<file path="config.mk">
export PLATFORM = sky130hd
export DESIGN_NAME = FIR_Periph
export DESIGN_NICKNAME = FIR_Periph
export VERILOG_FILES = /design/flow/design.v
export SDC_FILE = /design/flow/constraint.sdc
export NUM_CORES = 4
export LEC_CHECK = 0
export CAP_MARGIN = 5
export CELL_PAD_IN_SITES_GLOBAL_PLACEMENT = 0
export CORE_ASPECT_RATIO = 1.08
export CORE_MARGIN = 3
export CORE_UTILIZATION = 71
export CTS_CLUSTER_DIAMETER = 28
export CTS_CLUSTER_SIZE = 13
export HOLD_SLACK_MARGIN = -0.04
export MAX_ROUTING_LAYER = met4
export PLACE_DENSITY_LB_ADDON = 0.11
export SETUP_SLACK_MARGIN = 4.84
export SLEW_MARGIN = 25
</file>
<file path="constraint.sdc">
create_clock -name core_clock -period 20.2 [get_ports {clk}]
set_input_delay 4.0400 -clock core_clock [delete_from_list [all_inputs] [get_ports {clk}]]
set_output_delay 4.0400 -clock core_clock [all_outputs]
set_load 0.01 [all_outputs]
</file>
<file path="design.v">
`timescale 1ns / 1ps
module ram # 
    (parameter ADDR_WIDTH = 4, DATA_WIDTH = 32)
    (
        input                       clk,
        input                       write_enable,
        input   [ADDR_WIDTH-1:0]    addr,
        input   [DATA_WIDTH-1:0]    data_in,
        output  [DATA_WIDTH-1:0]    data_out
    );
    parameter numRegisters = 1 << (ADDR_WIDTH) ;
    reg [DATA_WIDTH-1:0] ram [numRegisters-1:0] ;
    integer i;
    always @(posedge clk) begin
        if (write_enable)
            ram[addr] <= data_in ;
    end
    assign data_out = ram[addr] ;
endmodule
`timescale 1ns / 1ps
module FIR_Periph #
(parameter C_S_AXI_ADDR_WIDTH = 8, C_S_AXI_DATA_WIDTH = 32, DATA_WIDTH =16, NUM_FILTERS=3, NUM_TAPS=15) (
    input clk,
    input calc,
    output reg calcDone,
    input channel,
    input [DATA_WIDTH-1:0] rawData,
    output reg [DATA_WIDTH-1:0] filterData,
    output reg enabled,
    input                               rd,
    input      [C_S_AXI_ADDR_WIDTH-1:0] rdAddr,
    output reg [C_S_AXI_DATA_WIDTH-1:0] rdData,
    input                               wr,
    input      [C_S_AXI_ADDR_WIDTH-1:0] wrAddr,
    input      [C_S_AXI_DATA_WIDTH-1:0] wrData,
    input reset_l
);
parameter ADDR_WIDTH = C_S_AXI_ADDR_WIDTH-$clog2(C_S_AXI_DATA_WIDTH/8);  
parameter BYTE_BITS = $clog2(C_S_AXI_DATA_WIDTH/8);
parameter TAP_ADDR_WIDTH = $clog2(NUM_TAPS);
parameter RESET = 0, IDLE = 1, CALC = 2 ;
reg [3:0] nextState, currentState;
reg [TAP_ADDR_WIDTH-1:0] hAddr, xAddr;
reg [DATA_WIDTH-1:0] hData, xData;
reg wrX[0:1];
reg [TAP_ADDR_WIDTH-1:0] currentIndex[0:1], currentIndex_D [0:1];
reg [TAP_ADDR_WIDTH-1:0]        xIndex, xIndex_D, hIndex, hIndex_D;
wire signed [DATA_WIDTH-1:0] x[1:0];
reg signed [DATA_WIDTH-1:0] MAC[0:NUM_FILTERS-1], MAC_D [0:NUM_FILTERS-1];
reg signed [2*DATA_WIDTH-1:0] MAC_D_temp [0:NUM_FILTERS-1], temp_output[0:NUM_FILTERS-1];
reg [DATA_WIDTH-1:0] y_D;
reg signed [DATA_WIDTH-1:0] atten[0:NUM_FILTERS-1], atten_D [0:NUM_FILTERS-1];
reg channel_D, channel_Q;
reg [C_S_AXI_DATA_WIDTH-1:0] status, status_D;
ram #(.ADDR_WIDTH(TAP_ADDR_WIDTH),.DATA_WIDTH(DATA_WIDTH)) ram_x0 (
    .clk(clk),
    .addr(xAddr),
    .write_enable(wrX[0]),
    .data_in(xData),
    .data_out(x[0])
);
ram #(.ADDR_WIDTH(TAP_ADDR_WIDTH),.DATA_WIDTH(DATA_WIDTH)) ram_x1 (
    .clk(clk),
    .addr(xAddr),
    .write_enable(wrX[1]),
    .data_in(xData),
    .data_out(x[1])
);
reg wrH [0:NUM_FILTERS-1];
wire signed [DATA_WIDTH-1:0] h  [0:NUM_FILTERS-1];
genvar j;
generate
    for(j=0; j<NUM_FILTERS; j=j+1) begin
        ram #(TAP_ADDR_WIDTH, DATA_WIDTH) ram_h
        (
            .clk(clk),
            .addr(hAddr),
            .write_enable(wrH[j]),
            .data_in(hData),
            .data_out(h[j])
        );
    end
endgenerate
integer i;
always @ * begin
    enabled = status[1];
    for(i=0; i<NUM_FILTERS; i=i+1) begin
        atten_D[i] = atten[i];
    end
    if ( wr & wrAddr[C_S_AXI_ADDR_WIDTH-1:BYTE_BITS]>=(NUM_FILTERS*NUM_TAPS) ) begin
        atten_D[wrAddr[C_S_AXI_ADDR_WIDTH-1:BYTE_BITS]-(NUM_FILTERS*NUM_TAPS)] = wrData;
    end
    rdData = 0;
    if(rd) begin
        rdData = status;
    end
    status_D = status;
    nextState = currentState;
    wrX[0] = 0;
    wrX[1] = 0;
    y_D = filterData;
    xIndex_D = xIndex;
    hIndex_D = hIndex;
    xAddr = 0;
    hAddr = 0;
    xData = 0;
    hData = 0;
    currentIndex_D[0] = currentIndex[0];
    currentIndex_D[1] = currentIndex[1];
    calcDone = 0;
    channel_D = channel_Q;
    for(i=0; i<NUM_FILTERS; i=i+1) begin
        wrH[i] = 0;
        MAC_D_temp[i] = 0;
        MAC_D[i] = MAC[i];
        temp_output[i] = 0;
    end
    case (currentState)
        IDLE: begin
            for(i=0; i<NUM_FILTERS; i=i+1) begin
                MAC_D[i] = 0;
            end
            if ( calc & enabled ) begin
                nextState = CALC;
                channel_D = channel;
                wrX[channel_D] = 1;
                xAddr = currentIndex[channel_D];
                xData = rawData;
                xIndex_D = currentIndex[channel_D];
                hIndex_D = 0;
            end
            else if ( wr & wrAddr[C_S_AXI_ADDR_WIDTH-1:BYTE_BITS]<(NUM_FILTERS*NUM_TAPS)) begin
                for(i=0; i<NUM_FILTERS; i=i+1) begin
                    if(wrAddr[C_S_AXI_ADDR_WIDTH-1:BYTE_BITS]>=i*NUM_TAPS && wrAddr[C_S_AXI_ADDR_WIDTH-1:BYTE_BITS]<(i+1)*NUM_TAPS) begin
                        wrH[i] = 1;
                        hAddr = wrAddr[ADDR_WIDTH+1:BYTE_BITS]-i*NUM_TAPS;
                        hData = wrData[DATA_WIDTH-1:0];
                    end
                end
            end
            if(wr & wrAddr[C_S_AXI_ADDR_WIDTH-1:BYTE_BITS]==(NUM_FILTERS*NUM_TAPS)+NUM_FILTERS) begin  
                status_D[1] = 1;
            end
        end
        CALC: begin
            hAddr = hIndex;
            xAddr = xIndex;
            for(i=0; i<NUM_FILTERS; i=i+1) begin
                MAC_D_temp[i] = (x[channel_Q]*h[i] + 32'sh4000);
                MAC_D[i] = MAC[i] + MAC_D_temp[i][2*DATA_WIDTH-2:DATA_WIDTH-1];
            end
            xIndex_D = xIndex - 1'b1;
            if(xIndex == 0) begin
                xIndex_D = NUM_TAPS - 1;
            end
            hIndex_D = hIndex + 1'b1;
            if (hIndex == NUM_TAPS - 1) begin
                nextState = IDLE;
                y_D = 0;
                for(i=0; i<NUM_FILTERS; i=i+1) begin
                    temp_output[i] = atten[i]*MAC_D[i] + 32'sh2000;
                    y_D = y_D + temp_output[i][2*DATA_WIDTH-3:DATA_WIDTH-2];
                end
                calcDone = 1;
                currentIndex_D[channel_Q] = currentIndex[channel_Q] + 1'b1;
                if(currentIndex[channel_Q] == NUM_TAPS - 1) begin
                    currentIndex_D[channel_Q] = 0;
                end
            end
        end
        RESET: begin
            xAddr = xIndex;
            wrX[0] = 1;
            wrX[1] = 1;
            xData = 0;
            xIndex_D = xIndex+1'b1;
            if(xIndex == NUM_TAPS - 1) begin
                status_D[0]=1;
                nextState = IDLE;
            end
        end
        default: begin
            nextState = IDLE;
        end
    endcase
end
always @(posedge clk) begin
    if(!reset_l) begin
        currentIndex[0] <= 0;
        currentIndex[1] <= 0;
        currentState <= RESET;
        filterData <= 0;
        xIndex <= 0;
        hIndex <= 0;
        for(i=0; i<NUM_FILTERS;i=i+1) begin
            atten[i] <= 0;
            MAC[i] <= 0;
        end
        channel_Q <= 0;
        status <= 0;
    end
    else begin
        currentState <= nextState;
        currentIndex[0] <= currentIndex_D[0];
        currentIndex[1] <= currentIndex_D[1];
        xIndex <= xIndex_D;
        hIndex <= hIndex_D;
        for(i=0; i<NUM_FILTERS; i=i+1) begin
            MAC[i] <= MAC_D[i];
            atten[i] <= atten_D[i];
        end
        filterData <= y_D;
        channel_Q <= channel_D;
        status <= status_D;
    end
end
endmodule
</file>
<file path="run.sh">
#!/bin/bash
# the make line also repeats each setting of config.mk as NAME=value (left out here)
make -C /OpenROAD-flow-scripts/flow DESIGN_CONFIG=/design/flow/config.mk WORK_HOME=/design/flow/orfs CLKGATE_MAP_FILE= finish
</file>
==> impl_metrics.tcl, run 1 <==
# metrics dict for downstream scripts
set metrics [dict create \
    outcome "aborted with a tool error" \
    lastStage "5_1_grt" \
    tool.error "[ERROR GRT-0232] Routing congestion too high. Check the congestion heatmap in the GUI." \
    cts.path.max_buffers 4 \
    core_um2 157800 \
    cts_buffers 278 \
    die_w_um 390.8 \
    overflow 260 \
    synthAdderAreaFrac 0.3276 \
    synth_area_um2 113500 \
    common_cells "inv_1, fa_1, nand2_1" \
    yosys_warnings 22 \
    synth-simple-area-share 0.1370 \
    dieArea_um2 164700 \
    yosys.stat.seqShare 0.3622 \
    cts-root-buf "clkbuf_16" \
    fp-utilization 0.7196 \
    async_flop_share 0 \
    ys_ff 1414 \
    ff_type "edfxtp_1" \
    ios 120 \
    dp_cells 13136 \
    hpwl_um 229200 \
    ys_area_um2 113500 \
    cts_num_sinks 1414 \
    synth_top_area_share 0.3386 \
    place.gp.congestion 0.9789 \
    xor_area_frac 0.01762 \
    synthCells 10208 \
    aoi_share 0.04763 \
    top_logic_kind "adder cells" \
    die_height_um 421.6 \
    avgSynthCellArea_um2 11.12 \
    cts_hold_buf 0 \
    fp-row-count 151 \
    synth-edff-count 1280 \
    htree_num_levels 5 \
    top_area_cell "edfxtp_1" \
    most_common_cell "inv_1" \
    yosys_cells 10208 \
    top_cells_by_area "edfxtp_1, fa_1, ha_1, inv_1, nand2_1" \
    synth_cell_types 107 \
    io_buffers 63 \
    grt_usage 0.7554 \
    ys_sh_mux 0.03166 \
]
per-layer routing:
metal,track usage,GRT overflow
met5,-,-
met4,0.6753,93
met3,0.6108,37
met2,0.8920,105
met1,0.7643,25
metrics by stage:
stage	area (µm²)	setup TNS, ns	setup WS, ns
4_1_cts	138500	-5.140	-1.569
3_5_place_dp	125800	-27.53	-3.528
3_3_place_gp	125800	-21.73	-3.089
2_1_floorplan	114700	-3.954	-1.483
what timing repair did:
item	in CTS
endpoints found under the hold margin	0
pin swaps	157
resized	394
setup endpoints to repair	18
cloned	16
buffers inserted	134
==> inputs of run 2 (changes only) <==
Settings changed: ABC_AREA from default to 1, CTS_CLUSTER_DIAMETER 28 to 394, HOLD_SLACK_MARGIN -0.04 to default, SETUP_SLACK_MARGIN 4.84 to 0.51.
==> run 2 against run 1 <==
Net effect: the run again fails in 5_1_grt; synthesized cell count grew 8.4%; die area shrank 1.0%; synthesized area shrank 1.0%.
==> impl_metrics.tcl, run 2 <==
# metrics dict for downstream scripts
set metrics [dict create \
    cts_hold_buf 0 \
    cts.path.max_buffers 3 \
    ys_ff 1414 \
    xor_area_frac 0.01554 \
    synth_cell_types 67 \
    async_flop_share 0 \
    top_area_cell "edfxtp_1" \
    ios 120 \
    most_common_cell "inv_1" \
    core_um2 157000 \
    dieArea_um2 163100 \
    fp-utilization 0.7156 \
    synthCells 11063 \
    cts_buffers 118 \
    common_cells "inv_1, nand2_1, fa_1" \
    synthAdderAreaFrac 0.3310 \
    outcome "aborted with a tool error" \
    fp-row-count 151 \
    io_buffers 63 \
    die_height_um 419.4 \
    top_cells_by_area "edfxtp_1, fa_1, inv_1, nand2_1, ha_1" \
    synth-simple-area-share 0.1252 \
    ys_area_um2 112400 \
    yosys_cells 11063 \
    synth_area_um2 112400 \
    aoi_share 0.06971 \
    cts-root-buf "clkbuf_16" \
    lastStage "5_1_grt" \
    die_w_um 388.8 \
    yosys_warnings 22 \
    top_logic_kind "adder cells" \
    yosys.stat.seqShare 0.3660 \
    ys_sh_mux 0 \
    hpwl_um 256800 \
    ff_type "edfxtp_1" \
    cts_num_sinks 1414 \
    synth-edff-count 1280 \
    htree_num_levels 3 \
    synth_top_area_share 0.3421 \
    place.gp.congestion 0.9923 \
    avgSynthCellArea_um2 10.16 \
]
run 2: what timing repair did:
item                                    CTS
endpoints found under the hold margin     0
endpoints found under the setup margin   13
gates resized                           589
gates cloned                             19
pin swaps                               259
buffers inserted                        164
run 2: through the flow:
stage	area [µm²]	setup TNS (ns)	instances	setup slack, ns
3_3_place_gp	126600	-13.61	14275	-1.840
2_1_floorplan	112800	0	11092	0.3212
4_1_cts	134200	0	14623	0.03909
3_5_place_dp	126700	-17.70	14280	-2.162
==> inputs of run 3 (changes only) <==
Settings changed: ABC_AREA 1 to default, CAP_MARGIN 5 to 20, CELL_PAD_IN_SITES_GLOBAL_PLACEMENT 0 to default, CORE_ASPECT_RATIO 1.08 to default, CORE_MARGIN 3 to 2, CORE_UTILIZATION 71 to 67, CTS_CLUSTER_DIAMETER 394 to 35, CTS_CLUSTER_SIZE 13 to default, PLACE_DENSITY from default to 0.6, PLACE_DENSITY_LB_ADDON 0.11 to default, SETUP_SLACK_MARGIN 0.51 to 2.46, SLEW_MARGIN 25 to 20.
Clock period 20.2 ns to 19.1 ns, I/O delays scaled along.
==> run 3 against run 2 <==
Net effect: the layout now fails its checks (setup timing); synthesized area grew 1.0%; synthesized cell count shrank 7.7%; die area is 5.9% higher.
==> impl_metrics.tcl, run 3 <==
# metrics dict for downstream scripts
set metrics [dict create \
    cts_num_sinks 1414 \
    warnings 70 \
    hold_end "status[0]" \
    slowest_stage "fa_1" \
    drt_iter0_drc 9901 \
    crit_type "input port to flip-flop" \
    top_cells_by_area "edfxtp_1, fa_1, ha_1, inv_1, nand2_1" \
    crit_path_end_kind "flip-flop" \
    drtAntennaViolNets 0 \
    so.violations "setup timing" \
    final_nets 13646 \
    dp_cells 13308 \
    fin_crit_ns 21.64 \
    grt_usage 0.4122 \
    ff_type "edfxtp_1" \
    drc 0 \
    ys_ff 1414 \
    cts-root-buf "clkbuf_16" \
    synth-simple-area-share 0.1370 \
    synth_area_um2 113500 \
    synthCells 10208 \
    grt_max_degree 80 \
    grt_pass1_wl_um 518900 \
    min_from "status[0]" \
    cp.depth 87 \
    period_used_share 1.133 \
    synth_cell_types 107 \
    rr_startpoint "currentState[0]" \
    met2_usage 0.6609 \
    rsz0062_at_grt "true" \
    clk_pin_slew_ns 0.05 \
    r2r-end "filterData[15]" \
    slew_violations 0 \
    viasPerCell 6.102 \
    synth-edff-count 1280 \
    layout_setup_ws_ns -2.545 \
    synthAdderAreaFrac 0.3276 \
    use_met3 0.08595 \
    max_slew.worst_pin.slew_ns 1.210 \
    clk_latency_ns 0.91 \
    fin_skew_ns 0.09585 \
    overflow 0 \
    cp-startpoint "wrAddr[2]" \
    holdPathStages 2 \
    route.vias.total 85114 \
    required_ns 19.75 \
    crit_buf_inv 15 \
    common_cells "inv_1, fa_1, nand2_1" \
    drt_first_pass_iters 7 \
    grt_pass1_vias 89568 \
    antenna_found_initial 13 \
    setup_violations 14 \
    hpwl_um 239800 \
    grt_util_met1 0.4916 \
    post-place-ws_ns -4.148 \
    async_flop_share 0 \
    most_common_cell "inv_1" \
    htree_num_levels 4 \
    fp-utilization 0.6721 \
    top_logic_kind "adder cells" \
    slew_headroom 0.1931 \
    fmax_mhz 46.20 \
    worstHoldPathType "flip-flop to flip-flop" \
    drt-wirelength-per-cell_um 25.66 \
    cap_violations 0 \
    fin_cells 13948 \
    worstPathArrival_ns 22.29 \
    yosys.stat.seqShare 0.3622 \
    io_buffers 63 \
    outcome "failed layout checks" \
    avgSynthCellArea_um2 11.12 \
    synth_top_area_share 0.3386 \
    critPathCapture "filterData[15]" \
    critPathMaxStageDelay_ns 0.57 \
    timing.reg2reg.setup_slack_ns 0.25 \
    critPathMaxFanout 11 \
    yosys_cells 10208 \
    busiest_layer "met2" \
    top_area_cell "edfxtp_1" \
    xor_area_frac 0.01762 \
    fp-row-count 151 \
    reg2reg_depth 79 \
    cts_hold_buf 0 \
    ys_area_um2 113500 \
    cts.path.max_buffers 3 \
    die_w_um 415.6 \
    yosys_warnings 22 \
    cts_buffers 217 \
    totalWireLength_um 357900 \
    place.gp.congestion 0.9470 \
    fin_tns_setup_ns -16.53 \
    cpMostUsedCell "fa_1" \
    die_height_um 415.6 \
    finalHoldViolations 0 \
    ys_sh_mux 0.03166 \
    aoi_share 0.04763 \
    final_core_util 0.8242 \
    syn2layout_area_growth_pct 22.62 \
    crit_family "adder cells" \
    start_kind "input port" \
    fillers 9324 \
    dieArea_um2 172800 \
    core_um2 168900 \
    cts_tree "built" \
    ios 120 \
]
==> run 3: layout make-up <==
cell class	instances	area (µm²)	area share
Antenna cell	14	35.03	0.0002517
Clock buffer	242	5624	0.04040
Clock inverter	171	2076	0.01491
Inverter	1703	6401	0.04598
Multi-Input combinational cell	6608	66690	0.4791
Sequential cell	1414	41130	0.2954
Tap cell	2218	2775	0.01994
Timing Repair Buffer	1578	14480	0.1040
==> run 3: repair_timing <==
| item | CTS | global route |
|---|---|---|
| pin swaps | 53 | 197 |
| buffers inserted | 54 | 134 |
| setup endpoints to repair | 16 | 16 |
| gates resized | 191 | 378 |
| cloned | 8 | 17 |
==> run 3: stage by stage <==
step	hold slack [ns]	instance area (µm²)
floorplan	0.4209	114700
global placement	0.4433	126500
detailed placement	0.4507	126500
CTS	0.4609	135800
global route	0.4745	139200
finish	0.4533	139200
==> run 3: routing by layer <==
layer,part of all wire,wire (µm)
met1,0.34,122800
met2,0.48,172100
met4,0.071,25420
met5,0,0
met3,0.10,37570
==> inputs of run 4 (changes only) <==
Settings changed: ABC_AREA from default to 1, CAP_MARGIN 20 to 15, CORE_UTILIZATION 67 to 71, CTS_CLUSTER_DIAMETER 35 to 325, MAX_ROUTING_LAYER met4 to default, PLACE_DENSITY 0.6 to default, SETUP_SLACK_MARGIN 2.46 to 0.07, TNS_END_PERCENT from default to 5.
Clock period 19.1 ns to 15.5 ns, I/O delays scaled along.
==> run 4 against run 3 <==
Net effect: the run now fails in 5_1_grt; synthesized area decreased by 1.0%; synthesized cell count increased by 8.4%; die area decreased by 6.5%.
==> impl_metrics.tcl, run 4 <==
# metrics dict for downstream scripts
set metrics [dict create \
    cts_hold_buf 0 \
    post-place-ws_ns -5.799 \
    synthAdderAreaFrac 0.3310 \
    dieArea_um2 161400 \
    io_buffers 63 \
    async_flop_share 0 \
    xor_area_frac 0.01554 \
    most_common_cell "inv_1" \
    yosys_cells 11063 \
    synth_top_area_share 0.3421 \
    ys_area_um2 112400 \
    top_area_cell "edfxtp_1" \
    ff_type "edfxtp_1" \
    hpwl_um 263500 \
    synth_area_um2 112400 \
    die_height_um 401.8 \
    synth_cell_types 67 \
    ys_ff 1414 \
    common_cells "inv_1, nand2_1, fa_1" \
    cts_buffers 142 \
    yosys_warnings 22 \
    place.gp.congestion 1.052 \
    synth-edff-count 1280 \
    synthCells 11063 \
    cts-root-buf "clkbuf_16" \
    core_um2 156800 \
    outcome "aborted with a tool error" \
    yosys.stat.seqShare 0.3660 \
    fp-row-count 145 \
    cts_num_sinks 1414 \
    cts.path.max_buffers 3 \
    avgSynthCellArea_um2 10.16 \
    top_cells_by_area "edfxtp_1, fa_1, inv_1, nand2_1, ha_1" \
    ios 120 \
    ys_sh_mux 0 \
    aoi_share 0.06971 \
    lastStage "5_1_grt" \
    htree_num_levels 4 \
    top_logic_kind "adder cells" \
    synth-simple-area-share 0.1252 \
    fp-utilization 0.7168 \
    die_w_um 401.8 \
]
run 4: repair_timing:
action / in CTS
pin swaps: 164
cloned: 9
setup buffers: 58
endpoints found under the hold margin: 0
setup endpoints to repair: 16
gates resized: 358
run 4: through the flow:
| stage | TNS [ns] | cell area (µm²) | instances | hold WS, ns |
|---|---|---|---|---|
| 3_5_place_dp | -71.82 | 126500 | 14273 | 0.4482 |
| 3_3_place_gp | -64.79 | 126500 | 14272 | 0.4446 |
| 4_1_cts | -44.62 | 133400 | 14595 | 0.4571 |
| 2_1_floorplan | -37.60 | 112800 | 11092 | 0.4303 |
==> inputs of run 5 (changes only) <==
Settings changed: ABC_AREA 1 to default, CAP_MARGIN 15 to 5, CELL_PAD_IN_SITES_GLOBAL_PLACEMENT from default to 0, CORE_ASPECT_RATIO from default to 1.08, CORE_MARGIN 2 to 3, CORE_UTILIZATION 71 to 64, CTS_CLUSTER_DIAMETER 325 to default, MAX_ROUTING_LAYER from default to met4, PLACE_DENSITY_LB_ADDON from default to 0.11, SETUP_SLACK_MARGIN 0.07 to 2.6, SLEW_MARGIN 20 to 25, TNS_END_PERCENT 5 to default.
Clock period 15.5 ns to 27.4 ns, I/O delays scaled along.
==> run 5 against run 4 <==
Net effect: now clean on timing, DRC and antenna; synthesized cell count shrank 7.7%; synthesized area grew 1.0%; die area grew 13%.
==> impl_metrics.tcl, run 5 <==
# metrics dict for downstream scripts
set metrics [dict create \
    top_cells_by_area "edfxtp_1, fa_1, ha_1, inv_1, nand2_1" \
    totalWireLength_um 304300 \
    ios 120 \
    yosys_warnings 22 \
    drtAntennaViolNets 0 \
    drt_iter0_drc 6677 \
    critPathMaxStageDelay_ns 0.61 \
    crit_buf_inv 13 \
    cts_hold_buf 0 \
    cap_violations 0 \
    timing.reg2reg.setup_slack_ns 7.37 \
    ys_area_um2 113500 \
    io_buffers 63 \
    async_flop_share 0 \
    core_um2 176200 \
    route.vias.total 76437 \
    cts.path.max_buffers 3 \
    grt_usage 0.3485 \
    xor_area_frac 0.01762 \
    r2r-end "filterData[15]" \
    hold_end "filterData[9]" \
    warnings 65 \
    cts_num_sinks 1414 \
    drc 0 \
    cp.depth 83 \
    hpwl_um 211400 \
    synth-edff-count 1280 \
    ys_ff 1414 \
    slew_headroom 0.1721 \
    fp-row-count 160 \
    min_from "filterData[9]" \
    overflow 0 \
    place.gp.congestion 0.9344 \
    cts-root-buf "clkbuf_16" \
    drt_first_pass_iters 6 \
    avgSynthCellArea_um2 11.12 \
    common_cells "inv_1, fa_1, nand2_1" \
    grt_max_degree 82 \
    ff_type "edfxtp_1" \
    drt-wirelength-per-cell_um 23.66 \
    fmax_mhz 41.49 \
    grt_pass1_wl_um 468100 \
    rsz0062_at_grt "false" \
    top_area_cell "edfxtp_1" \
    crit_path_end_kind "flip-flop" \
    required_ns 28.07 \
    htree_num_levels 4 \
    cp-startpoint "wrAddr[2]" \
    outcome "timing/DRC/antenna clean" \
    clk_pin_slew_ns 0.06 \
    synth_cell_types 107 \
    start_kind "input port" \
    aoi_share 0.04763 \
    antenna_found_initial 15 \
    crit_family "adder cells" \
    yosys_cells 10208 \
    grt_pass1_vias 81154 \
    setup_violations 0 \
    die_w_um 411.3 \
    finalHoldViolations 0 \
    slowest_stage "fa_1" \
    worstPathArrival_ns 24.78 \
    fin_skew_ns 0.04887 \
    fin_tns_setup_ns 0 \
    die_height_um 443.7 \
    hold_slack_ns 0.4607 \
    rr_startpoint "currentState[1]" \
    critPathCapture "filterData[15]" \
    slew_violations 0 \
    holdPathStages 2 \
    period_used_share 0.8796 \
    synth-simple-area-share 0.1370 \
    dieArea_um2 182500 \
    reg2reg_depth 83 \
    worstHoldPathType "flip-flop to flip-flop" \
    yosys.stat.seqShare 0.3622 \
    ys_sh_mux 0.03166 \
    synthCells 10208 \
    synth_top_area_share 0.3386 \
    synthAdderAreaFrac 0.3276 \
    final_nets 12512 \
    max_slew.worst_pin.slew_ns 1.238 \
    cts_tree "built" \
    viasPerCell 5.945 \
    fp-utilization 0.6444 \
    synth_area_um2 113500 \
    fin_crit_ns 24.10 \
    top_logic_kind "adder cells" \
    crit_type "input port to flip-flop" \
    syn2layout_area_growth_pct 10.34 \
    cpMostUsedCell "fa_1" \
    cts_buffers 141 \
    critPathMaxFanout 31 \
    clk_latency_ns 0.83 \
    most_common_cell "inv_1" \
]
## run 5: per-stage QoR
step,cell area (µm²),cells,util,setup WS [ns]
floorplan,113600,10237,-,2.607
global placement,118000,12477,0.6700,0.5386
detailed placement,118100,12478,0.6701,0.2000
CTS,123700,12782,0.7024,2.600
global route,125300,12851,0.7110,2.439
finish,125300,12858,0.7111,3.299
## run 5: area by class of cell
cell class	instances	area, µm²
antenna	14	35.03
clock buffer	169	3697
clock inverter	81	863.3
fill	12313	50900
inverter	1703	6395
multi-input combinational	6613	65170
sequential	1414	41130
tap	2349	2939
timing repair buffer	515	5044
## run 5: repair_timing
item / CTS / global route
resized: 90 / 183
buffers inserted: 42 / 50
setup endpoints to repair: 3 / 3
gates cloned: 12 / 11
pin swaps: 15 / 42
## run 5: routing by layer
metal,track usage,routed length [µm]
met2,0.5544,146400
met4,0.1652,16950
met1,0.4385,113600
met3,0.06025,27300
met5,-,0
==> inputs of run 6 (changes only) <==
Settings changed: ABC_AREA from default to 1, CAP_MARGIN 5 to 20, CELL_PAD_IN_SITES_GLOBAL_PLACEMENT 0 to default, CORE_ASPECT_RATIO 1.08 to default, CORE_MARGIN 3 to 2, CORE_UTILIZATION 64 to 71, MAX_ROUTING_LAYER met4 to default, PLACE_DENSITY_LB_ADDON 0.11 to default, SETUP_SLACK_MARGIN 2.6 to 0.09, SLEW_MARGIN 25 to 20.
Clock period 27.4 ns to 17.6 ns, I/O delays scaled along.
==> run 6 against run 5 <==
Net effect: the run now fails in 5_1_grt; synthesized area decreased by 1.0%; die area decreased by 12%; synthesized cell count increased by 8.4%.
==> impl_metrics.tcl, run 6 <==
# metrics dict for downstream scripts
set metrics [dict create \
    yosys_warnings 22 \
    cts_hold_buf 0 \
    synth-edff-count 1280 \
    aoi_share 0.06971 \
    top_cells_by_area "edfxtp_1, fa_1, inv_1, nand2_1, ha_1" \
    grt_usage 0.6978 \
    dp_cells 14168 \
    synth_top_area_share 0.3421 \
    synth_area_um2 112400 \
    async_flop_share 0 \
    htree_num_levels 4 \
    ys_sh_mux 0 \
    yosys.stat.seqShare 0.3660 \
    xor_area_frac 0.01554 \
    synth-simple-area-share 0.1252 \
    lastStage "5_1_grt" \
    ios 120 \
    cts_buffers 141 \
    ff_type "edfxtp_1" \
    fp-row-count 145 \
    synthCells 11063 \
    top_area_cell "edfxtp_1" \
    common_cells "inv_1, nand2_1, fa_1" \
    post-place-ws_ns -4.042 \
    synthAdderAreaFrac 0.3310 \
    cts_num_sinks 1414 \
    cts-root-buf "clkbuf_16" \
    tool.error "[ERROR GRT-0232] Routing congestion too high. Check the congestion heatmap in the GUI." \
    die_w_um 401.8 \
    overflow 5 \
    die_height_um 401.8 \
    top_logic_kind "adder cells" \
    fp-utilization 0.7168 \
    outcome "aborted with a tool error" \
    most_common_cell "inv_1" \
    yosys_cells 11063 \
    cts.path.max_buffers 3 \
    hpwl_um 266700 \
    io_buffers 63 \
    ys_area_um2 112400 \
    ys_ff 1414 \
    place.gp.congestion 1.065 \
    core_um2 156800 \
    synth_cell_types 67 \
    dieArea_um2 161400 \
    avgSynthCellArea_um2 10.16 \
]
==> run 6: timing repair <==
item / 4_1_cts
pin swaps: 209
gates resized: 521
cloned: 16
setup endpoints to repair: 16
endpoints found under the hold margin: 0
setup buffers: 95
==> run 6: stage by stage <==
stage               setup TNS, ns  cell area, µm²
CTS                        -16.04          134200
global placement           -40.01          126100
floorplan                  -7.292          113700
detailed placement         -46.87          126200
==> run 6: layer usage <==
| layer | GRT overflow | GRT usage |
|---|---|---|
| met5 | 0 | 0.3408 |
| met4 | 2 | 0.6340 |
| met3 | 1 | 0.5429 |
| met2 | 2 | 0.8606 |
| met1 | 0 | 0.7173 |
==> inputs of run 7 (changes only) <==
Settings changed: ABC_AREA 1 to default, CAP_MARGIN 20 to 10, CORE_UTILIZATION 71 to 72, CTS_CLUSTER_DIAMETER from default to 221, PLACE_DENSITY from default to 0.6, SETUP_SLACK_MARGIN 0.09 to 2.67.
Clock period 17.6 ns to 24.0 ns, I/O delays scaled along.
==> run 7 against run 6 <==
Net effect: now clean on timing, DRC and antenna; synthesized area is 1.0% higher; die area fell by 0.35%; synthesized cell count fell by 7.7%.
==> impl_metrics.tcl, run 7 <==
# metrics dict for downstream scripts
set metrics [dict create \
    hold_slack_ns 0.4630 \
    most_common_cell "inv_1" \
    cts.path.max_buffers 3 \
    synth_area_um2 113500 \
    cts_tree "built" \
    synth-simple-area-share 0.1370 \
    drc 0 \
    crit_type "input port to flip-flop" \
    rsz0062_at_grt "true" \
    top_logic_kind "adder cells" \
    syn2layout_area_growth_pct 18.07 \
    ys_sh_mux 0.03166 \
    async_flop_share 0 \
    holdPathStages 2 \
    drt-wirelength-per-cell_um 25.69 \
    crit_buf_inv 18 \
    reg2reg_depth 84 \
    clk_pin_slew_ns 0.06 \
    drt_iter0_drc 9606 \
    slew_headroom 0.1465 \
    grt_usage 0.4227 \
    min_from "filterData[14]" \
    die_w_um 401.1 \
    core_um2 156400 \
    slew_violations 0 \
    fmax_mhz 42.80 \
    r2r-end "filterData[15]" \
    clk_latency_ns 0.84 \
    worstPathArrival_ns 24.00 \
    common_cells "inv_1, fa_1, nand2_1" \
    yosys_cells 10208 \
    synth_cell_types 107 \
    grt_max_degree 71 \
    dieArea_um2 160900 \
    dp_cells 12885 \
    totalWireLength_um 342900 \
    fp-row-count 145 \
    ff_type "edfxtp_1" \
    final_area_um2 134000 \
    ios 120 \
    cp.depth 87 \
    avgSynthCellArea_um2 11.12 \
    synth-edff-count 1280 \
    grt_pass1_wl_um 511200 \
    hpwl_um 228400 \
    hold_end "filterData[14]" \
    fp-utilization 0.7259 \
    ys_area_um2 113500 \
    cp-startpoint "wrAddr[2]" \
    rr_startpoint "currentState[1]" \
    crit_family "adder cells" \
    outcome "timing/DRC/antenna clean" \
    synthCells 10208 \
    crit_path_end_kind "flip-flop" \
    drt_first_pass_iters 6 \
    route.vias.total 83249 \
    critPathCapture "filterData[15]" \
    aoi_share 0.04763 \
    max_slew.worst_pin.slew_ns 1.267 \
    slowest_stage "fa_1" \
    top_cells_by_area "edfxtp_1, fa_1, ha_1, inv_1, nand2_1" \
    timing.reg2reg.setup_slack_ns 3.89 \
    start_kind "input port" \
    warnings 71 \
    fin_cells 13348 \
    worstHoldPathType "flip-flop to flip-flop" \
    grt_pass1_vias 88545 \
    fillers 7805 \
    critPathMaxStageDelay_ns 0.56 \
    critPathMaxFanout 11 \
    htree_num_levels 4 \
    overflow 0 \
    required_ns 24.63 \
    fin_skew_ns 0.09224 \
    antenna_found_initial 10 \
    synth_top_area_share 0.3386 \
    drtAntennaViolNets 0 \
    final_nets 13293 \
    ys_ff 1414 \
    fin_crit_ns 23.37 \
    top_area_cell "edfxtp_1" \
    cts_num_sinks 1414 \
    cts_hold_buf 0 \
    place.gp.congestion 0.9467 \
    xor_area_frac 0.01762 \
    die_height_um 401.1 \
    yosys_warnings 22 \
    cts_buffers 145 \
    place_area_um2 124200 \
    finalHoldViolations 0 \
    cpMostUsedCell "fa_1" \
    io_buffers 63 \
    viasPerCell 6.237 \
    cts-root-buf "clkbuf_16" \
    setup_violations 0 \
    yosys.stat.seqShare 0.3622 \
    synthAdderAreaFrac 0.3276 \
    cap_violations 0 \
    period_used_share 0.9736 \
]
## run 7: timing repair
action / CTS / global route
gates cloned: 17 / 6
resized: 299 / 321
setup endpoints to repair: 14 / 13
pin swaps: 152 / 194
buffers inserted: 101 / 70
## run 7: metal layers
layer	track usage	routed length [µm]	vias to the layer above
met5	0	70	-
met4	0.2698	27470	10
met3	0.09408	38160	1391
met2	0.6877	164000	5447
met1	0.5159	113200	41699
li1	-	-	34702
## run 7: layout make-up
type                            count  area [µm²]  share of cell area
Timing Repair Buffer             1298       12280             0.09158
Tap cell                         2058        2575             0.01921
Multi-Input combinational cell   6607       66890              0.4990
Antenna cell                        6       15.01           0.0001120
Inverter                         1703        6410             0.04782
Sequential cell                  1414       41130              0.3068
Clock buffer                      179        3796             0.02832
Clock inverter                     83       954.7            0.007122
## run 7: per-stage QoR
stage	setup WS, ns	TNS (ns)	utilization
after global routing	0.09173	0	0.8570
after CTS	0.8434	0	0.8427
final	0.6346	0	0.8571
after floorplan	1.557	0	-
after detailed placement	-1.159	-1.159	0.7944
after global placement	-0.8898	-0.8898	0.7944
==> inputs of run 8 (changes only) <==
Settings changed: CAP_MARGIN 10 to 15, CTS_CLUSTER_DIAMETER 221 to default, PLACE_DENSITY 0.6 to default, SETUP_SLACK_MARGIN 2.67 to 3.97.
Clock period 24.0 ns to 22.4 ns, I/O delays scaled along.
==> run 8 against run 7 <==
Net effect: synthesized cell count unchanged; synthesized area unchanged; die area unchanged; the run now fails in 5_1_grt.
==> impl_metrics.tcl, run 8 <==
# metrics dict for downstream scripts
set metrics [dict create \
    outcome "aborted with a tool error" \
    lastStage "5_1_grt" \
    tool.error "[ERROR DPL-0033] detailed placement checks failed during check placement." \
    core_um2 156400 \
    top_area_cell "edfxtp_1" \
    synthAdderAreaFrac 0.3276 \
    ios 120 \
    common_cells "inv_1, fa_1, nand2_1" \
    yosys_warnings 22 \
    htree_num_levels 4 \
    synth-simple-area-share 0.1370 \
    die_w_um 401.1 \
    cts_hold_buf 0 \
    yosys_cells 10208 \
    avgSynthCellArea_um2 11.12 \
    ys_area_um2 113500 \
    cts_buffers 140 \
    dieArea_um2 160900 \
    cts.path.max_buffers 3 \
    fp-utilization 0.7259 \
    ys_sh_mux 0.03166 \
    synth_top_area_share 0.3386 \
    cts_num_sinks 1414 \
    yosys.stat.seqShare 0.3622 \
    synth_cell_types 107 \
    most_common_cell "inv_1" \
    die_height_um 401.1 \
    hpwl_um 233100 \
    ys_ff 1414 \
    aoi_share 0.04763 \
    top_cells_by_area "edfxtp_1, fa_1, ha_1, inv_1, nand2_1" \
    place.gp.congestion 0.9375 \
    async_flop_share 0 \
    synthCells 10208 \
    synth_area_um2 113500 \
    cts-root-buf "clkbuf_16" \
    io_buffers 63 \
    ff_type "edfxtp_1" \
    xor_area_frac 0.01762 \
    dp_cells 13136 \
    fp-row-count 145 \
    synth-edff-count 1280 \
    top_logic_kind "adder cells" \
]
[run 8: repair_timing]
action | in CTS
gates resized | 554
pin swaps | 293
buffers inserted | 189
setup endpoints to repair | 16
gates cloned | 20
[run 8: stage by stage]
stage | hold WS, ns | worst slack (ns) | setup TNS [ns] | area [µm²]
CTS | 0.4606 | -0.2359 | -0.2359 | 135800
global placement | 0.4346 | -1.782 | -5.686 | 126200
floorplan | 0.4209 | 0.2766 | 0 | 114700
detailed placement | 0.4390 | -2.005 | -7.697 | 126200
==> inputs of run 9 (changes only) <==
Settings changed: CAP_MARGIN 15 to 20, CORE_UTILIZATION 72 to 63, MAX_ROUTING_LAYER from default to met4, PLACE_DENSITY from default to 0.6, SETUP_SLACK_MARGIN 3.97 to default.
Clock period 22.4 ns to 19.1 ns, I/O delays scaled along.
==> run 9 against run 8 <==
Net effect: now fails the layout checks on setup timing; synthesized area unchanged; synthesized cell count unchanged; die area increased by 14%.
==> impl_metrics.tcl, run 9 <==
# metrics dict for downstream scripts
set metrics [dict create \
    final_core_util 0.7715 \
    syn2layout_area_growth_pct 21.52 \
    worstPathArrival_ns 22.18 \
    crit_path_end_kind "flip-flop" \
    async_flop_share 0 \
    aoi_share 0.04763 \
    avgSynthCellArea_um2 11.12 \
    cts_tree "built" \
    yosys_warnings 22 \
    drtAntennaViolNets 0 \
    hold_end "filterData[10]" \
    fmax_mhz 46.40 \
    slowest_stage "fa_1" \
    grt_usage 0.3823 \
    drt_iter0_drc 7760 \
    timing.reg2reg.setup_slack_ns 0.51 \
    overflow 0 \
    core_um2 178800 \
    dieArea_um2 183600 \
    common_cells "inv_1, fa_1, nand2_1" \
    max_slew.worst_pin.slew_ns 1.180 \
    slew_violations 0 \
    synthCells 10208 \
    finalHoldViolations 0 \
    fin_crit_ns 21.55 \
    clk_pin_slew_ns 0.06 \
    synth_top_area_share 0.3386 \
    drt_first_pass_iters 5 \
    reg2reg_depth 75 \
    top_logic_kind "adder cells" \
    ios 120 \
    critPathMaxStageDelay_ns 0.58 \
    met2_usage 0.6186 \
    layout_setup_ws_ns -2.452 \
    top_area_cell "edfxtp_1" \
    drc 0 \
    setup_violations 13 \
    critPathMaxFanout 6 \
    cpMostUsedCell "fa_1" \
    cts_num_sinks 1414 \
    ys_sh_mux 0.03166 \
    htree_num_levels 4 \
    die_height_um 428.5 \
    grt_pass1_vias 87053 \
    grt_util_met1 0.4820 \
    rsz0062_at_grt "true" \
    dp_cells 13493 \
    cts_hold_buf 0 \
    fin_cells 13974 \
    ys_area_um2 113500 \
    synth-edff-count 1280 \
    cp.depth 83 \
    holdPathStages 2 \
    route.vias.total 82094 \
    grt_pass1_wl_um 512800 \
    xor_area_frac 0.01762 \
    place.gp.congestion 0.9646 \
    cap_violations 0 \
    synth_cell_types 107 \
    warnings 70 \
    busiest_layer "met2" \
    yosys_cells 10208 \
    synthAdderAreaFrac 0.3276 \
    hpwl_um 245300 \
    required_ns 19.72 \
    outcome "failed layout checks" \
    crit_family "adder cells" \
    die_w_um 428.5 \
    rr_startpoint "currentState[1]" \
    min_from "filterData[10]" \
    cp-startpoint "wrAddr[2]" \
    cts.path.max_buffers 3 \
    ff_type "edfxtp_1" \
    ys_ff 1414 \
    synth_area_um2 113500 \
    so.violations "setup timing" \
    antenna_found_initial 9 \
    final_nets 13624 \
    viasPerCell 5.875 \
    totalWireLength_um 337600 \
    most_common_cell "inv_1" \
    start_kind "input port" \
    grt_max_degree 77 \
    cts-root-buf "clkbuf_16" \
    worstHoldPathType "flip-flop to flip-flop" \
    crit_type "input port to flip-flop" \
    cts_buffers 145 \
    use_met3 0.05945 \
    io_buffers 63 \
    synth-simple-area-share 0.1370 \
    slew_headroom 0.2137 \
    top_cells_by_area "edfxtp_1, fa_1, ha_1, inv_1, nand2_1" \
    clk_latency_ns 0.83 \
    crit_buf_inv 18 \
    fp-utilization 0.6349 \
    yosys.stat.seqShare 0.3622 \
    r2r-end "filterData[15]" \
    fillers 11572 \
    critPathCapture "filterData[15]" \
    fin_skew_ns 0.05711 \
    fp-row-count 155 \
    period_used_share 1.128 \
    drt-wirelength-per-cell_um 24.16 \
    fin_tns_setup_ns -17.75 \
]
## run 9: final cells by class
class | count | area, µm² | share of cell area
clock buffer | 180 | 3842 | 0.02785
tap | 2355 | 2947 | 0.02136
multi-input combinational | 6609 | 67570 | 0.4898
inverter | 1703 | 6405 | 0.04643
clock inverter | 82 | 885.9 | 0.006421
antenna | 4 | 10.01 | 0.00007256
sequential | 1414 | 41130 | 0.2981
timing repair buffer | 1627 | 15170 | 0.1099
## run 9: stage by stage
step	cell area, µm²	hold slack, ns	setup WS, ns
2_1_floorplan	114700	0.4209	-2.363
3_3_place_gp	127000	0.4459	-4.112
3_5_place_dp	127000	0.4554	-4.278
4_1_cts	135800	0.4640	-2.178
5_1_grt	138000	0.4878	-3.157
6_report	138000	0.4616	-2.452
## run 9: repair_timing
action / CTS / global route
setup endpoints to repair: 16 / 15
buffers inserted: 150 / 64
cloned: 20 / 4
pin swaps: 221 / 233
gates resized: 465 / 353
## run 9: metal layers
layer,routed length (µm),up-vias,part of all wire
met2,163600,4004,0.48
met1,125700,41804,0.37
li1,-,35384,-
met5,0,-,0
met3,29460,902,0.087
met4,18790,0,0.056
==> inputs of run 10 (changes only) <==
Settings changed: CAP_MARGIN 20 to 5, CELL_PAD_IN_SITES_GLOBAL_PLACEMENT from default to 0, CORE_ASPECT_RATIO from default to 1.08, CORE_MARGIN 2 to 3, CORE_UTILIZATION 63 to 71, CTS_CLUSTER_SIZE from default to 13, PLACE_DENSITY 0.6 to default, PLACE_DENSITY_LB_ADDON from default to 0.11, SETUP_SLACK_MARGIN from default to 2.6, SLEW_MARGIN 20 to 25.
Clock period 19.1 ns to 20.2 ns, I/O delays scaled along.
==> run 10 against run 9 <==
Net effect: still fails the layout checks on setup timing; clock skew rose by 0.019 ns; via count rose by 8.5%; flip-flop count did not move; worst setup slack worse by 0.43 ns; non-clock buffer count fell by 47; synthesized cell count is the same; final cell count down 2.3%; register-to-register slack got worse by 0.15 ns; routed wire length increased by 14%; core utilization grew 9.0 points.
==> impl_metrics.tcl, run 10 <==
# metrics dict for downstream scripts
set metrics [dict create \
    outcome "failed layout checks" \
    synth_top_area_share 0.3386 \
    antenna_found_initial 22 \
    top_area_cell "edfxtp_1" \
    drt-wirelength-per-cell_um 28.08 \
    yosys.stat.seqShare 0.3622 \
    crit_buf_inv 34 \
    drt_first_pass_iters 12 \
    crit_family "adder cells" \
    period_used_share 1.143 \
    ff_latch_area_um2 41130 \
    cts_tree "built" \
    slowest_stage "a311oi_2" \
    cts_buffers 141 \
    yosys_cells 10208 \
    slew_violations 0 \
    yosys_warnings 22 \
    synthAdderAreaFrac 0.3276 \
    most_common_cell "inv_1" \
    top_logic_kind "adder cells" \
    met2_wirelength_um 175800 \
    die_w_um 390.8 \
    warnings 70 \
    synth-edff-count 1280 \
    met1Wirelength_um 116700 \
    fillers 7322 \
    ys_area_um2 113500 \
    critPathMaxFanout 7 \
    async_flop_share 0 \
    clk_latency_ns 0.85 \
    rsz0062_at_grt "true" \
    common_cells "inv_1, fa_1, nand2_1" \
    so.violations "setup timing" \
    hold_slack_ns 0.4598 \
    ys_sh_mux 0.03166 \
    required_ns 20.93 \
    timing.reg2reg.setup_slack_ns 0.36 \
    hold_end "filterData[12]" \
    cap_violations 0 \
    top_cells_by_area "edfxtp_1, fa_1, ha_1, inv_1, nand2_1" \
    grt_pass1_wl_um 533200 \
    io_buffers 63 \
    setup_violations 14 \
    die_height_um 421.6 \
    ys_ff 1414 \
    viasPerCell 6.528 \
    totalWireLength_um 383300 \
    start_kind "input port" \
    grt_max_degree 77 \
    aoi_share 0.04763 \
    rr_startpoint "enabled" \
    clk_pin_slew_ns 0.06 \
    fp-row-count 151 \
    top_layer_used "met4" \
    finalHoldViolations 0 \
    core_um2 157800 \
    reg2reg_depth 89 \
    crit_type "input port to flip-flop" \
    cpMostUsedCell "buf_4" \
    post-place-ws_ns -3.528 \
    synth_cell_types 107 \
    critPathCapture "filterData[9]" \
    fmax_mhz 43.32 \
    max_slew.worst_pin.slew_ns 1.184 \
    drt_iter0_drc 12696 \
    grt_pass1_vias 92023 \
    drtAntennaViolNets 0 \
    synth-simple-area-share 0.1370 \
    slew_headroom 0.2109 \
    grt_usage 0.4439 \
    cp-startpoint "wrAddr[2]" \
    ff_type "edfxtp_1" \
    fin_skew_ns 0.07564 \
    route.vias.total 89113 \
    fp-utilization 0.7196 \
    holdPathStages 2 \
    avgSynthCellArea_um2 11.12 \
    fin_crit_ns 23.08 \
    cts-root-buf "clkbuf_16" \
    synth_area_um2 113500 \
    syn2layout_area_growth_pct 19.69 \
    htree_num_levels 4 \
    wl_met3_um 52520 \
    crit_path_end_kind "flip-flop" \
    cp.depth 93 \
    critPathMaxStageDelay_ns 0.84 \
    final_nets 13574 \
    hpwl_um 229200 \
    cts_hold_buf 0 \
    place.gp.congestion 0.9789 \
    cts_num_sinks 1414 \
    worstPathArrival_ns 23.82 \
    r2r-end "filterData[9]" \
    cts.path.max_buffers 3 \
    min_from "filterData[12]" \
    ios 120 \
    xor_area_frac 0.01762 \
    drc 0 \
    combGateArea_um2 67100 \
    overflow 0 \
    worstHoldPathType "flip-flop to flip-flop" \
    dieArea_um2 164700 \
    synthCells 10208 \
    layout_setup_ws_ns -2.882 \
]
-- run 10: what timing repair did --
action,in CTS,in global routing
gates cloned,18,4
setup endpoints to repair,16,16
gates resized,401,285
pin swaps,197,128
setup buffers,165,49
-- run 10: per-stage QoR --
step | instances | TNS (ns) | util | cell area (µm²)
floorplan | 10237 | -3.954 | - | 114700
global placement | 13136 | -21.73 | 0.7974 | 125800
detailed placement | 13136 | -27.53 | 0.7973 | 125800
CTS | 13555 | -4.434 | 0.8478 | 133700
global route | 13637 | -22.51 | 0.8611 | 135800
finish | 13650 | -19.95 | 0.8613 | 135900
-- run 10: area by class of cell --
type / instances / area share
clock inverters: 55 / 0.004466
diodes: 42 / 0.0007735
well taps: 2065 / 0.01901
repair buffers: 1580 / 0.1048
multi-input cells: 6610 / 0.4939
clock buffers: 181 / 0.02737
flip-flops and latches: 1414 / 0.3027
inverters: 1703 / 0.04711
-- run 10: layer usage --
| metal | track usage | vias up |
|---|---|---|
| li1 | - | 35300 |
| met1 | 0.5186 | 43277 |
| met2 | 0.6964 | 7879 |
| met3 | 0.1044 | 2657 |
| met4 | 0.2818 | 0 |
| met5 | - | - |
==> inputs of run 11 (changes only) <==
Settings changed: CAP_MARGIN 5 to 20, CELL_PAD_IN_SITES_GLOBAL_PLACEMENT 0 to default, CORE_ASPECT_RATIO 1.08 to default, CORE_MARGIN 3 to 2, CORE_UTILIZATION 71 to 45, CTS_CLUSTER_SIZE 13 to default, MAX_ROUTING_LAYER met4 to default, PLACE_DENSITY from default to 0.6, PLACE_DENSITY_LB_ADDON 0.11 to default, SETUP_SLACK_MARGIN 2.6 to default, SLEW_MARGIN 25 to 20.
Clock period 20.2 ns to 28.5 ns, I/O delays scaled along.
==> run 11 against run 10 <==
Net effect: clock-buffer cell count shrank 1; worst setup slack gained 4.2 ns; non-clock buffer count shrank 1208; critical path depth shrank 12; routed wire length shrank 22%; synthesized area is the same; sequential share of layout area grew 2.8 points; cell area shrank 8.5%; synthesized cell count is the same; global-route usage shrank 21 points; highest routed layer is now met5; now clean on timing, DRC and antenna.
==> impl_metrics.tcl, run 11 <==
# metrics dict for downstream scripts
set metrics [dict create \
    outcome "timing/DRC/antenna clean" \
    fin_tns_setup_ns 0 \
    xor_area_frac 0.01762 \
    fp-utilization 0.4520 \
    max_slew.worst_pin.slew_ns 1.100 \
    warnings 65 \
    common_cells "inv_1, fa_1, nand2_1" \
    synth_top_area_share 0.3386 \
    hold_end "filterData[10]" \
    cts.path.max_buffers 3 \
    grt_usage 0.2368 \
    synth-edff-count 1280 \
    hpwl_um 215500 \
    drc 0 \
    slew_violations 0 \
    overflow 0 \
    grt_pass1_vias 77463 \
    io_buffers 63 \
    fin_crit_ns 27.17 \
    ios 120 \
    critPathMaxStageDelay_ns 0.82 \
    antenna_found_initial 30 \
    die_w_um 506.3 \
    drt_first_pass_iters 5 \
    aoi_share 0.04763 \
    cts_tree "built" \
    totalWireLength_um 298700 \
    yosys_warnings 22 \
    slew_headroom 0.2621 \
    crit_type "input port to flip-flop" \
    core_um2 251200 \
    fp-row-count 184 \
    synth_area_um2 113500 \
    post-cts-setup-buffers 0 \
    grt_pass1_wl_um 465800 \
    htree_num_levels 4 \
    critPathCapture "filterData[15]" \
    most_common_cell "inv_1" \
    place.gp.congestion 0.8689 \
    synthAdderAreaFrac 0.3276 \
    syn2layout_area_growth_pct 9.502 \
    cts_hold_buf 0 \
    slowest_stage "clkdlybuf4s50_1" \
    yosys_cells 10208 \
    worstPathArrival_ns 27.82 \
    r2r-end "filterData[15]" \
    final_nets 12373 \
    cts_num_sinks 1414 \
    viasPerCell 5.375 \
    die_height_um 506.3 \
    drt-wirelength-per-cell_um 21.75 \
    ys_area_um2 113500 \
    crit_family "adder cells" \
    cts-root-buf "clkbuf_16" \
    finalHoldViolations 0 \
    top_cells_by_area "edfxtp_1, fa_1, ha_1, inv_1, nand2_1" \
    ys_sh_mux 0.03166 \
    ff_type "edfxtp_1" \
    cp-startpoint "channel" \
    fillers 22291 \
    synth_cell_types 107 \
    cp.depth 81 \
    holdPathStages 2 \
    dieArea_um2 256300 \
    rsz0062_at_grt "false" \
    critPathMaxFanout 15 \
    cap_violations 0 \
    period_used_share 0.9532 \
    async_flop_share 0 \
    crit_path_end_kind "flip-flop" \
    clk_pin_slew_ns 0.05 \
    fin_skew_ns 0.07319 \
    setup_violations 0 \
    timing.reg2reg.setup_slack_ns 5.92 \
    drtAntennaViolNets 0 \
    clk_latency_ns 0.84 \
    reg2reg_depth 83 \
    cts_resized 0 \
    cts_buffers 151 \
    yosys.stat.seqShare 0.3622 \
    required_ns 29.15 \
    avgSynthCellArea_um2 11.12 \
    synthCells 10208 \
    synth-simple-area-share 0.1370 \
    cpMostUsedCell "fa_1" \
    crit_buf_inv 12 \
    ys_ff 1414 \
    top_area_cell "edfxtp_1" \
    rr_startpoint "currentState[1]" \
    route.vias.total 73818 \
    start_kind "input port" \
    top_logic_kind "adder cells" \
    grt_max_degree 82 \
    drt_iter0_drc 5546 \
    min_from "filterData[10]" \
    fmax_mhz 36.81 \
    worstHoldPathType "flip-flop to flip-flop" \
]
## run 11: metrics by stage
stage	instances	utilization	hold slack, ns	cell area (µm²)	setup WS, ns
after floorplan	10237	-	0.4209	113600	3.378
after global placement	13442	0.4739	0.4481	119000	0.9334
after detailed placement	13442	0.4739	0.4477	119000	0.6365
after CTS	13717	0.4946	0.4578	124200	1.460
after global routing	13725	0.4949	0.4938	124300	0.3463
final	13734	0.4949	0.4622	124300	1.333
## run 11: metal layers
layer / vias up / track usage / routed length (µm)
li1: 32844 / - / -
met3: 401 / 0.03276 / 18950
met2: 2313 / 0.3800 / 139700
met4: 6 / 0.06891 / 8483
met1: 38254 / 0.3363 / 131500
met5: - / 0 / 38
## run 11: final cells by class
class	count	area (µm²)	area share
Multi-Input combinational cell	6607	64170	0.5162
Sequential cell	1414	41130	0.3308
Inverter	1703	6395	0.05144
Tap cell	3348	4189	0.03370
Clock buffer	180	3960	0.03185
Timing Repair Buffer	372	3216	0.02587
Clock inverter	95	1219	0.009803
Antenna cell	15	37.54	0.0003019
==> inputs of run 12 (changes only) <==
Settings changed: CELL_PAD_IN_SITES_DETAIL_PLACEMENT from default to 2, CELL_PAD_IN_SITES_GLOBAL_PLACEMENT from default to 1, CORE_MARGIN 2 to 9, CORE_UTILIZATION 45 to 57, CTS_CLUSTER_DIAMETER from default to 365, GPL_TIMING_DRIVEN from default to 1, PLACE_DENSITY 0.6 to default, PLACE_DENSITY_LB_ADDON from default to 0.3, SETUP_SLACK_MARGIN from default to 0.3.
Clock period 28.5 ns to 32.3 ns, I/O delays scaled along.
==> run 12 against run 11 <==
Net effect: the flow now stops in 3_5_place_dp; synthesized area stayed put; synthesized cell count stayed put; die area is 16% lower.
==> impl_metrics.tcl, run 12 <==
# metrics dict for downstream scripts
set metrics [dict create \
    ios 120 \
    top_cells_by_area "edfxtp_1, fa_1, ha_1, inv_1, nand2_1" \
    synth-simple-area-share 0.1370 \
    synth_area_um2 113500 \
    synth_top_area_share 0.3386 \
    die_w_um 464.3 \
    synth_cell_types 107 \
    ys_sh_mux 0.03166 \
    top_logic_kind "adder cells" \
    synthCells 10208 \
    most_common_cell "inv_1" \
    ys_area_um2 113500 \
    synth-edff-count 1280 \
    yosys_cells 10208 \
    tool.error "[ERROR DPL-0033] detailed placement checks failed during check placement." \
    place.gp.congestion 0.8652 \
    fp-row-count 163 \
    die_height_um 464.3 \
    common_cells "inv_1, fa_1, nand2_1" \
    top_area_cell "edfxtp_1" \
    lastStage "3_5_place_dp" \
    async_flop_share 0 \
    io_buffers 63 \
    aoi_share 0.04763 \
    avgSynthCellArea_um2 11.12 \
    synthAdderAreaFrac 0.3276 \
    yosys_warnings 22 \
    ys_ff 1414 \
    fp-utilization 0.5745 \
    xor_area_frac 0.01762 \
    ff_type "edfxtp_1" \
    outcome "aborted with a tool error" \
    core_um2 197600 \
    dieArea_um2 215600 \
    yosys.stat.seqShare 0.3622 \
]
run 12: through the flow:
step	area [µm²]	setup WS, ns
floorplan	113600	6.418
global placement	117400	2.673
==> inputs of run 13 (changes only) <==
Settings changed: ABC_AREA from default to 1, CAP_MARGIN 20 to 0, CELL_PAD_IN_SITES_DETAIL_PLACEMENT 2 to default, CELL_PAD_IN_SITES_GLOBAL_PLACEMENT 1 to default, CORE_MARGIN 9 to 2, CORE_UTILIZATION 57 to 72, CTS_CLUSTER_DIAMETER 365 to default, CTS_CLUSTER_SIZE from default to 16, GPL_TIMING_DRIVEN 1 to default, PLACE_DENSITY from default to 0.43, PLACE_DENSITY_LB_ADDON 0.3 to default, SETUP_SLACK_MARGIN 0.3 to 2.32.
Clock period 32.3 ns to 8.73 ns, I/O delays scaled along.
==> run 13 against run 12 <==
Net effect: the run fails in 5_1_grt; synthesized cell count up 8.4%; synthesized area down 1.0%; die area down 26%.
==> impl_metrics.tcl, run 13 <==
# metrics dict for downstream scripts
set metrics [dict create \
    top_area_cell "edfxtp_1" \
    fp-row-count 144 \
    most_common_cell "inv_1" \
    cts_buffers 143 \
    cts_num_sinks 1414 \
    ys_ff 1414 \
    die_height_um 399.0 \
    async_flop_share 0 \
    xor_area_frac 0.01554 \
    hpwl_um 270800 \
    cts-root-buf "clkbuf_16" \
    ios 120 \
    core_um2 154600 \
    synthCells 11063 \
    place_area_um2 127800 \
    synth-edff-count 1280 \
    fp-utilization 0.7268 \
    synth_cell_types 67 \
    top_logic_kind "adder cells" \
    lastStage "5_1_grt" \
    synth_top_area_share 0.3421 \
    dp_cells 14340 \
    io_buffers 63 \
    cts_hold_buf 0 \
    ff_type "edfxtp_1" \
    grt_usage 0.7683 \
    overflow 352 \
    common_cells "inv_1, nand2_1, fa_1" \
    top_cells_by_area "edfxtp_1, fa_1, inv_1, nand2_1, ha_1" \
    cts.path.max_buffers 3 \
    synth-simple-area-share 0.1252 \
    yosys_cells 11063 \
    post-place-ws_ns -11.16 \
    ys_sh_mux 0 \
    yosys.stat.seqShare 0.3660 \
    aoi_share 0.06971 \
    place.gp.congestion 1.050 \
    yosys_warnings 22 \
    htree_num_levels 4 \
    synthAdderAreaFrac 0.3310 \
    outcome "aborted with a tool error" \
    dieArea_um2 159200 \
    avgSynthCellArea_um2 10.16 \
    die_w_um 399.0 \
    ys_area_um2 112400 \
    tool.error "[ERROR GRT-0232] Routing congestion too high. Check the congestion heatmap in the GUI." \
    synth_area_um2 112400 \
]
==> run 13: per-layer routing <==
layer / GRT overflow / GRT usage
met3: 23 / 0.6379
met2: 159 / 0.9135
met1: 30 / 0.7865
met4: 133 / 0.7021
met5: 7 / 0.4277
==> run 13: stage by stage <==
| stage | hold slack, ns | TNS, ns |
|---|---|---|
| global placement | 0.4431 | -275.53 |
| floorplan | 0.4303 | -171.34 |
| CTS | 0.4717 | -208.23 |
| detailed placement | 0.4496 | -297.11 |
==> run 13: timing repair <==
| action | 4_1_cts |
|---|---|
| setup buffers | 99 |
| cloned | 10 |
| pin swaps | 166 |
| endpoints found under the setup margin | 64 |
| gates resized | 514 |
==> inputs of run 14 (changes only) <==
Settings changed: CAP_MARGIN 0 to 20, CORE_UTILIZATION 72 to 67, CTS_CLUSTER_DIAMETER from default to 251, CTS_CLUSTER_SIZE 16 to default, MAX_ROUTING_LAYER from default to met4, PLACE_DENSITY 0.43 to 0.6, SETUP_SLACK_MARGIN 2.32 to default.
Clock period 8.73 ns to 19.1 ns, I/O delays scaled along.
==> run 14 against run 13 <==
Net effect: the layout now fails its checks (setup timing); synthesized cell count is the same; synthesized area is the same; die area grew 7.4%.
==> impl_metrics.tcl, run 14 <==
# metrics dict for downstream scripts
set metrics [dict create \
    outcome "failed layout checks" \
    so.violations "setup timing" \
    drt_iter0_drc 11897 \
    htree_num_levels 4 \
    crit_buf_inv 35 \
    clk_pin_slew_ns 0.06 \
    synth-simple-area-share 0.1252 \
    die_w_um 413.5 \
    synth_area_um2 112400 \
    start_kind "input port" \
    core_um2 166800 \
    fmax_mhz 49.19 \
    drtAntennaViolNets 0 \
    top_area_cell "edfxtp_1" \
    antenna_found_initial 7 \
    clk_latency_ns 0.87 \
    cap_violations 0 \
    place_area_um2 127100 \
    synthAdderAreaFrac 0.3310 \
    fp-row-count 150 \
    ys_ff 1414 \
    rsz0062_at_grt "true" \
    drt_first_pass_iters 9 \
    slowest_stage "fa_1" \
    finalHoldViolations 0 \
    ys_sh_mux 0 \
    cts_num_sinks 1414 \
    yosys_warnings 22 \
    grt_max_degree 65 \
    critPathMaxStageDelay_ns 0.57 \
    warnings 71 \
    die_height_um 413.5 \
    setup_violations 11 \
    overflow 0 \
    fin_cells 14910 \
    ys_area_um2 112400 \
    totalWireLength_um 368400 \
    grt_pass1_wl_um 535900 \
    top_cells_by_area "edfxtp_1, fa_1, inv_1, nand2_1, ha_1" \
    critPathCapture "filterData[15]" \
    drc 0 \
    fp-utilization 0.6734 \
    cts_hold_buf 0 \
    cts.path.max_buffers 3 \
    final_area_um2 138200 \
    fin_tns_setup_ns -9.498 \
    ios 120 \
    layout_setup_ws_ns -1.228 \
    crit_family "adder cells" \
    xor_area_frac 0.01554 \
    slew_violations 0 \
    dieArea_um2 171000 \
    cp-startpoint "wrAddr[4]" \
    drt-wirelength-per-cell_um 24.71 \
    yosys.stat.seqShare 0.3660 \
    common_cells "inv_1, nand2_1, fa_1" \
    aoi_share 0.06971 \
    ff_type "edfxtp_1" \
    required_ns 19.79 \
    fillers 9318 \
    cp.depth 106 \
    grt_usage 0.4324 \
    avgSynthCellArea_um2 10.16 \
    place.gp.congestion 1.032 \
    async_flop_share 0 \
    max_slew.worst_pin.slew_ns 1.132 \
    synth_cell_types 67 \
    most_common_cell "inv_1" \
    hold_slack_ns 0.4695 \
    yosys_cells 11063 \
    worstHoldPathType "flip-flop to flip-flop" \
    holdPathStages 2 \
    cts_tree "built" \
    r2r-end "filterData[15]" \
    route.vias.total 90815 \
    slew_headroom 0.2410 \
    fin_crit_ns 20.33 \
    final_nets 14717 \
    rr_startpoint "currentState[2]" \
    ff_latch_area_um2 41120 \
    syn2layout_area_growth_pct 23.00 \
    critPathMaxFanout 11 \
    hold_end "MAC[1][0]" \
    grt_pass1_vias 93377 \
    min_from "MAC[1][0]" \
    synth_top_area_share 0.3421 \
    top_logic_kind "adder cells" \
    synth-edff-count 1280 \
    worstPathArrival_ns 21.02 \
    dp_cells 14393 \
    cpMostUsedCell "fa_1" \
    timing.reg2reg.setup_slack_ns 1.00 \
    synthCells 11063 \
    period_used_share 1.064 \
    crit_path_end_kind "flip-flop" \
    viasPerCell 6.091 \
    cts_buffers 144 \
    fin_skew_ns 0.09509 \
    combGateArea_um2 64810 \
    cts-root-buf "clkbuf_16" \
    io_buffers 63 \
    hpwl_um 249500 \
    reg2reg_depth 92 \
    crit_type "input port to flip-flop" \
]
[run 14: final cells by class]
| cell class | instances | area share |
|---|---|---|
| antenna | 7 | 0.0001268 |
| clock buffer | 175 | 0.02745 |
| clock inverter | 77 | 0.005659 |
| inverter | 2203 | 0.06099 |
| multi-input combinational | 7001 | 0.4690 |
| sequential | 1414 | 0.2976 |
| tap | 2204 | 0.01996 |
| timing repair buffer | 1827 | 0.1192 |
| timing repair inverter | 2 | 0.00006338 |
[run 14: routing by layer]
metal  vias up  routed length, µm  GRT usage
met5         -                  0          -
met4         0              27150     0.2388
met3      1638              44580    0.08511
met2      6594             170800     0.6709
met1     44544             125800     0.5380
li1      38039                  -          -
[run 14: metrics by stage]
stage / setup slack, ns / util
final: -1.228 / 0.8282
after global routing: -1.958 / 0.8282
after CTS: -0.7716 / 0.8145
after detailed placement: -2.948 / 0.7615
after global placement: -2.520 / 0.7612
after floorplan: -0.3403 / -
[run 14: timing repair]
item | 4_1_cts | 5_1_grt
endpoints found under the setup margin | 14 | 14
setup buffers | 176 | 78
pin swaps | 287 | 278
resized | 614 | 394
gates cloned | 21 | 2
